==> run G: inputs <==
## CicFilter
module CicFilter
#(
	parameter N = 4,	 
	parameter M = 1,	 
	parameter InDataWidth	=	14,
	parameter OutDataWidth	=	32,
	parameter DecimCntWidth	=	7
)
(
	input Clk_i,
	input Rst_i,
	input [2:0]	DecimFactor_i,
	input [InDataWidth-1:0] Data_i,
	input DataNd_i,
	output [OutDataWidth-1:0] Data_o,
	output DataValid_o
);
export LEC_CHECK = 0
export CAP_MARGIN = 20
export CORE_MARGIN = 2
export CORE_UTILIZATION = 68
export CTS_CLUSTER_DIAMETER = 302
export SLEW_MARGIN = 20
create_clock -name core_clock -period 2.01 [get_ports {Clk_i}]
run.sh (not shown) runs the stock make flow with config.mk's settings and CLKGATE_MAP_FILE=.
==> inputs of run F, as changes to run G <==
Settings changed: CORE_UTILIZATION 68 to 72, CTS_CLUSTER_DIAMETER 302 to not set, PLACE_DENSITY set to 0.35, SETUP_SLACK_MARGIN set to 0.87.
==> flow/constraint.sdc (replaced) <==
create_clock -name core_clock -period 2.92 [get_ports {Clk_i}]
set_input_delay 0.5840 -clock core_clock [delete_from_list [all_inputs] [get_ports {Clk_i}]]
set_output_delay 0.5840 -clock core_clock [all_outputs]
set_load 0.01 [all_outputs]
==> inputs of run Z, as changes to run G <==
Settings changed: ABC_AREA set to 0, CELL_PAD_IN_SITES_GLOBAL_PLACEMENT set to 1, CORE_ASPECT_RATIO set to 1.2, CORE_MARGIN 2 to 4, CORE_UTILIZATION 68 to 40, CTS_CLUSTER_DIAMETER 302 to 53, GPL_ROUTABILITY_DRIVEN set to 0, MIN_ROUTING_LAYER set to met1, PLACE_DENSITY_LB_ADDON set to 0.2, SLEW_MARGIN 20 to 30, TNS_END_PERCENT set to 25.
==> flow/constraint.sdc (replaced) <==
create_clock -name core_clock -period 6.45 [get_ports {Clk_i}]
set_input_delay 1.2900 -clock core_clock [delete_from_list [all_inputs] [get_ports {Clk_i}]]
set_output_delay 1.2900 -clock core_clock [all_outputs]
set_load 0.01 [all_outputs]
==> notes <==
Run Z finished with timing, DRC and antenna clean. Run G did not get past clock tree synthesis. Run F died in global routing (GRT-0232). Die size, highest first: run Z, run G, run F. Synthesized cell count is the same in run G and run Z. In synthesized area, run G and run Z do not differ.
==> figures <==
quantity	run Z	run G	run F
Status	timing/DRC/antenna clean	did not finish	did not finish
Failing step	-	clock tree synthesis	global routing
Final HPWL from detailed placement	43,490 um	66,860 um	49,810 um
Core box area	65,980 um2	38,650 um2	36,520 um2
Inst Count DP	3,813	4,208	3,494
FP Rows	103	72	70
Number of H-tree branching levels	2	-	2
Die span in x	243.7 um	202.0 um	196.4 um
Placer's final routability congestion estimate	-	0.9450	0.9491
Starting density of the core	40.40%	68.98%	72.99%
Clock root buffer	sky130_fd_sc_hd__clkbuf_16	-	sky130_fd_sc_hd__clkbuf_16
Standard cell area after detailed placement	28,070 um2	34,530 um2	29,360 um2
Height of the die	290.8 um	202.0 um	196.4 um
Buffers from clock root to sink, at most	3	-	3
Pre-CTS setup slack	1.925 ns	-1.136 ns	-0.3830 ns
Sink Count	402	-	402
Cts bufs inserted	52	-	45
Cell resize tally after clock tree synthesis	0	-	251
Die Area	70,860 um2	40,800 um2	38,580 um2
Post-CTS setup buffers	0	-	128
Hold buffers post-CTS	0	-	0

==> inputs of run a <==
CicFilter again, from the RTL that the note above started with.
Settings: LEC_CHECK=0, CAP_MARGIN=40, CORE_MARGIN=2, CORE_UTILIZATION=72, CTS_CLUSTER_DIAMETER=395, CTS_CLUSTER_SIZE=14, PLACE_DENSITY_LB_ADDON=0.24, SETUP_SLACK_MARGIN=0.46, SLEW_MARGIN=20; clock period 1.54 ns.
==> run b: changes against run a <==
==> flow/config.mk (replaced) <==
export PLATFORM = sky130hd
export DESIGN_NAME = CicFilter
export DESIGN_NICKNAME = CicFilter
export VERILOG_FILES = /design/flow/design.v
export SDC_FILE = /design/flow/constraint.sdc
export NUM_CORES = 4
export LEC_CHECK = 0
export ABC_AREA = 1
export CAP_MARGIN = 20
export CORE_MARGIN = 2
export CORE_UTILIZATION = 72
export CTS_CLUSTER_DIAMETER = 237
export CTS_CLUSTER_SIZE = 99
export PLACE_DENSITY = 0.38
export SLEW_MARGIN = 20
export TNS_END_PERCENT = 10
==> flow/constraint.sdc (replaced) <==
create_clock -name core_clock -period 1.87 [get_ports {Clk_i}]
set_input_delay 0.3740 -clock core_clock [delete_from_list [all_inputs] [get_ports {Clk_i}]]
set_output_delay 0.3740 -clock core_clock [all_outputs]
set_load 0.01 [all_outputs]
==> run c: changes against run a <==
==> flow/config.mk (replaced) <==
export PLATFORM = sky130hd
export DESIGN_NAME = CicFilter
export DESIGN_NICKNAME = CicFilter
export VERILOG_FILES = /design/flow/design.v
export SDC_FILE = /design/flow/constraint.sdc
export NUM_CORES = 4
export LEC_CHECK = 0
export CAP_MARGIN = 20
export CORE_MARGIN = 2
export CORE_UTILIZATION = 21
export SLEW_MARGIN = 25
==> flow/constraint.sdc (replaced) <==
create_clock -name core_clock -period 4.0 [get_ports {Clk_i}]
set_input_delay 0.8000 -clock core_clock [delete_from_list [all_inputs] [get_ports {Clk_i}]]
set_output_delay 0.8000 -clock core_clock [all_outputs]
set_load 0.01 [all_outputs]
==> comparison <==
- Synthesized cell count is the same in run a and run c.
- Die size: run c > run b > run a.
- Of run b and run a, run b has the higher area after synthesis (gap about 20%, measured against run a).
- Run b died in global routing (5_1_grt) (GRT-0232). Run c went through all stages and came out clean. Run a did not get past clock tree synthesis (4_1_cts).

==> inputs of job 2573 <==
==> flow/design.v <==
`timescale 1ns / 1ps
module IntFilterBlock 
#(	
	parameter OutDataWidth = 18
)
(
	input Clk_i,
	input Rst_i,
	input [OutDataWidth-1:0] Data_i,
	input DataNd_i,
	output [OutDataWidth-1:0] Data_o,
	output DataValid_o
);
	reg [OutDataWidth-1:0] outAcc;
	reg outVal;
	assign Data_o = outAcc;
	assign DataValid_o = outVal;
	always @(posedge Clk_i or posedge Rst_i) begin
		if (Rst_i) begin
			outAcc <= {OutDataWidth{1'b0}};
			outVal <= 1'b0;
		end else begin
			if (DataNd_i) begin
				outAcc <= outAcc+Data_i;
				outVal <= 1'b1;
			end else begin
				outAcc <= {OutDataWidth{1'b0}};
				outVal <= 1'b0;
			end 
		end
	end
endmodule
`timescale 1ns / 1ps
module DecimBlock
#(	
	parameter OutDataWidth = 18,
	parameter DecimCntWidth = 7
)
(
	input Clk_i,
	input Rst_i,
	input [2:0]	DecimFactor_i,
	input [OutDataWidth-1:0] Data_i,
	input DataVal_i,
	output [OutDataWidth-1:0] Data_o,
	output DataVal_o
);
	reg [DecimCntWidth-1:0] decimCnt;
	reg [2:0] decimFactor;
	assign Data_o = Data_i;
	assign DataVal_o = DataVal_i? (decimCnt == 0):1'b0;
	always	@(posedge Clk_i or posedge Rst_i)	begin
		if	(Rst_i) begin
			decimFactor <= 3'd1;
		end else begin
			if (DecimFactor_i <= 3'd1)	begin
				decimFactor <= 3'd1;
			end else begin
				decimFactor <= DecimFactor_i;
			end
		end
	end
	always @(posedge Clk_i or posedge Rst_i) begin
		if (Rst_i) begin
			decimCnt <= {DecimCntWidth{1'b0}};
		end else begin
			if (DataVal_i) begin
				if (decimCnt == decimFactor-1) begin
					decimCnt <= {DecimCntWidth{1'b0}};
				end else begin
					decimCnt <= decimCnt+7'd1;
				end
			end else begin
				decimCnt <= {DecimCntWidth{1'b0}};
			end
		end
	end
endmodule
`timescale 1ns / 1ps
module CombFilterBlock 
#(
	parameter	M=4,
	parameter	OutDataWidth	=	18
)
(
	input Clk_i,
	input Rst_i,
	input [OutDataWidth-1:0] Data_i,
	input DataNd_i,
	output [OutDataWidth-1:0] Data_o,
	output DataValid_o
);
	reg signed	[OutDataWidth-1:0] sumResult;
	reg	dataValid;
	reg	signed	[OutDataWidth-1:0] delData [M-1:0];
	assign Data_o = sumResult;
	assign DataValid_o = dataValid;
	genvar i;
	generate 
		for (i=0; i<M; i=i+1) begin: DelayGen
			always @(posedge Clk_i or posedge Rst_i) begin
				if (Rst_i) begin
					delData [i] <= {OutDataWidth{1'b0}};
				end else if (DataNd_i) begin
					if (i==0) begin
						delData [i] <= Data_i;
					end	else	begin
						delData [i] <= delData[i-1];
					end
				end
			end
		end
	endgenerate 
	always @(posedge Clk_i or posedge Rst_i) begin
		if (Rst_i) begin
			sumResult <= {OutDataWidth{1'b0}};
			dataValid <= 1'b0;
		end else begin
			if (DataNd_i) begin
				sumResult <= Data_i-delData[M-1];
				dataValid <= 1'b1;
			end else begin
				dataValid <= 1'b0;
			end
		end
	end
endmodule
`timescale 1ns / 1ps
module CicFilter
#(
	parameter N = 4,	 
	parameter M = 1,	 
	parameter InDataWidth	=	14,
	parameter OutDataWidth	=	32,
	parameter DecimCntWidth	=	7
)
(
	input Clk_i,
	input Rst_i,
	input [2:0]	DecimFactor_i,
	input [InDataWidth-1:0] Data_i,
	input DataNd_i,
	output [OutDataWidth-1:0] Data_o,
	output DataValid_o
);
	localparam	ExtendBitNum	=	OutDataWidth-InDataWidth;
	wire	[OutDataWidth-1:0]	adcExtData	=	{{ExtendBitNum{Data_i[InDataWidth-1]}},Data_i};
	wire	[OutDataWidth-1:0]	inData	[N-1:0];
	wire	[OutDataWidth-1:0]	intFilteredData	[N-1:0];
	wire	intFilteredDataValid	[N-1:0];
	wire	intDataVal	[N-1:0];
	wire	[OutDataWidth-1:0]	decimIntData;
	wire	decimIntDataValid;
	wire	[OutDataWidth-1:0]	combFilteredData	[N-1:0];
	wire	[OutDataWidth-1:0]	combInData	[N-1:0];
	wire	combDataVal	[N-1:0];
	wire	combFilteredDataVal	[N-1:0];
	assign	Data_o	=	combFilteredData[N-1];
	assign	DataValid_o	=	combFilteredDataVal[N-1];
genvar i,j;
generate 
	for (i=0; i<N; i=i+1)	begin: IntFilterGen
		assign	inData	[i]		=	(i==0)?adcExtData:intFilteredData[i-1];
		assign	intDataVal[i]	=	(i==0)?DataNd_i:intFilteredDataValid[i-1];
		IntFilterBlock 
		#(	
			.OutDataWidth	(OutDataWidth)
		)
		IntFilterBlock
		(
			.Clk_i			(Clk_i),
			.Rst_i			(Rst_i),
			.Data_i			(inData[i]),
			.DataNd_i		(intDataVal[i]),
			.Data_o			(intFilteredData[i]),
			.DataValid_o	(intFilteredDataValid[i])
		);
	end	
	DecimBlock
	#(	
		.OutDataWidth	(OutDataWidth),
		.DecimCntWidth	(DecimCntWidth)
	)
	DecimBlock
	(
		.Clk_i			(Clk_i),
		.Rst_i			(Rst_i),
		.DecimFactor_i	(DecimFactor_i),
		.Data_i			(intFilteredData[N-1]),
		.DataVal_i		(intFilteredDataValid[N-1]),
		.Data_o			(decimIntData),
		.DataVal_o		(decimIntDataValid)
	);
	for (j=0; j<N; j=j+1)	begin: CombFilterGen
		assign	combInData	[j]	=	(j==0)?decimIntData:combFilteredData[j-1];
		assign	combDataVal	[j]	=	(j==0)?decimIntDataValid:combFilteredDataVal[j-1];
		CombFilterBlock 
		#(	
			.M(M),
			.OutDataWidth	(OutDataWidth)
		)
		CombFilterBlock
		(
			.Clk_i			(Clk_i),
			.Rst_i			(Rst_i),
			.Data_i			(combInData[j]),
			.DataNd_i		(combDataVal[j]),
			.Data_o			(combFilteredData[j]),
			.DataValid_o	(combFilteredDataVal[j])
		);
	end
endgenerate
endmodule
==> flow/run.sh <==
#!/bin/bash
# the make line also repeats each setting of config.mk as NAME=value (left out here)
make -C /OpenROAD-flow-scripts/flow DESIGN_CONFIG=/design/flow/config.mk WORK_HOME=/design/flow/orfs CLKGATE_MAP_FILE= finish
==> flow/config.mk <==
export PLATFORM = sky130hd
export DESIGN_NAME = CicFilter
export DESIGN_NICKNAME = CicFilter
export VERILOG_FILES = /design/flow/design.v
export SDC_FILE = /design/flow/constraint.sdc
export NUM_CORES = 4
export LEC_CHECK = 0
export CAP_MARGIN = 20
export CORE_MARGIN = 2
export CORE_UTILIZATION = 40
export SLEW_MARGIN = 20
==> flow/constraint.sdc <==
create_clock -name core_clock -period 3.6 [get_ports {Clk_i}]
set_input_delay 0.7200 -clock core_clock [delete_from_list [all_inputs] [get_ports {Clk_i}]]
set_output_delay 0.7200 -clock core_clock [all_outputs]
set_load 0.01 [all_outputs]
==> job 7461 (differences from job 2573) <==
Settings changed: CORE_UTILIZATION 40 to 72, SETUP_SLACK_MARGIN from default to -0.14.
==> flow/constraint.sdc (replaced) <==
create_clock -name core_clock -period 1.54 [get_ports {Clk_i}]
set_input_delay 0.3080 -clock core_clock [delete_from_list [all_inputs] [get_ports {Clk_i}]]
set_output_delay 0.3080 -clock core_clock [all_outputs]
set_load 0.01 [all_outputs]
==> job 1657 (differences from job 2573) <==
Settings changed: ABC_AREA from default to 1, CAP_MARGIN 20 to 5, CELL_PAD_IN_SITES_DETAIL_PLACEMENT from default to 0, CORE_ASPECT_RATIO from default to 1.09, CORE_UTILIZATION 40 to 72, CTS_CLUSTER_DIAMETER from default to 325, CTS_CLUSTER_SIZE from default to 15, GPL_ROUTABILITY_DRIVEN from default to 1, HOLD_SLACK_MARGIN from default to 0.29, MAX_ROUTING_LAYER from default to met5, MIN_ROUTING_LAYER from default to met1, SETUP_SLACK_MARGIN from default to -0.07, TNS_END_PERCENT from default to 90.
==> flow/constraint.sdc (replaced) <==
create_clock -name core_clock -period 2.0 [get_ports {Clk_i}]
set_input_delay 0.4000 -clock core_clock [delete_from_list [all_inputs] [get_ports {Clk_i}]]
set_output_delay 0.4000 -clock core_clock [all_outputs]
set_load 0.01 [all_outputs]
==> job 6753 (differences from job 2573) <==
Settings changed: CORE_UTILIZATION 40 to 72, CTS_CLUSTER_SIZE from default to 22.
==> flow/constraint.sdc (replaced) <==
create_clock -name core_clock -period 3.04 [get_ports {Clk_i}]
set_input_delay 0.6080 -clock core_clock [delete_from_list [all_inputs] [get_ports {Clk_i}]]
set_output_delay 0.6080 -clock core_clock [all_outputs]
set_load 0.01 [all_outputs]
==> results.json <==
{
  "status": "complete, but fails checks",
  "so_faults": "setup timing",
  "area_growth_pct": 12.1,
  "initial_core_util_pct": 73.1,
  "setup_ws_ns": -0.0956,
  "finalSetupViolations": 63
}
The numbers above come from job 1657.

==> results.json <==
{
  "setup_ws_ns": 0.288,
  "area_growth_pct": 12.2,
  "finalSetupViolations": 0,
  "status": "timing/DRC/antenna clean",
  "initial_core_util_pct": 40.5,
  "top_cell": "dfrtp_1"
}
The numbers above come from job 2573.

==> results.json <==
{
  "initial_core_util_pct": 73.0,
  "synth-edff-count": 0,
  "tool.error": "[ERROR DPL-0038] Utilization greater than 100%, impossible to legalize",
  "haltStage": "clock tree synthesis",
  "status": "stopped before the end",
  "synth_xor_xnor_area_share_pct": 6.01,
  "ys_sh_simple_pct": 15.0,
  "syn_area_mm2": 0.0267
}
The numbers above come from job 7461.

==> results.json <==
{
  "finalSetupViolations": 7,
  "cts_setup_buffers": 1,
  "so_faults": "setup timing",
  "status": "complete, but fails checks",
  "setup_ws_ns": -0.0802,
  "final-instance-count-excl-fill": 3607,
  "area_growth_pct": 15.1,
  "place_congestion": 0.949,
  "ys_warn_count": 5
}
The numbers above come from job 6753.

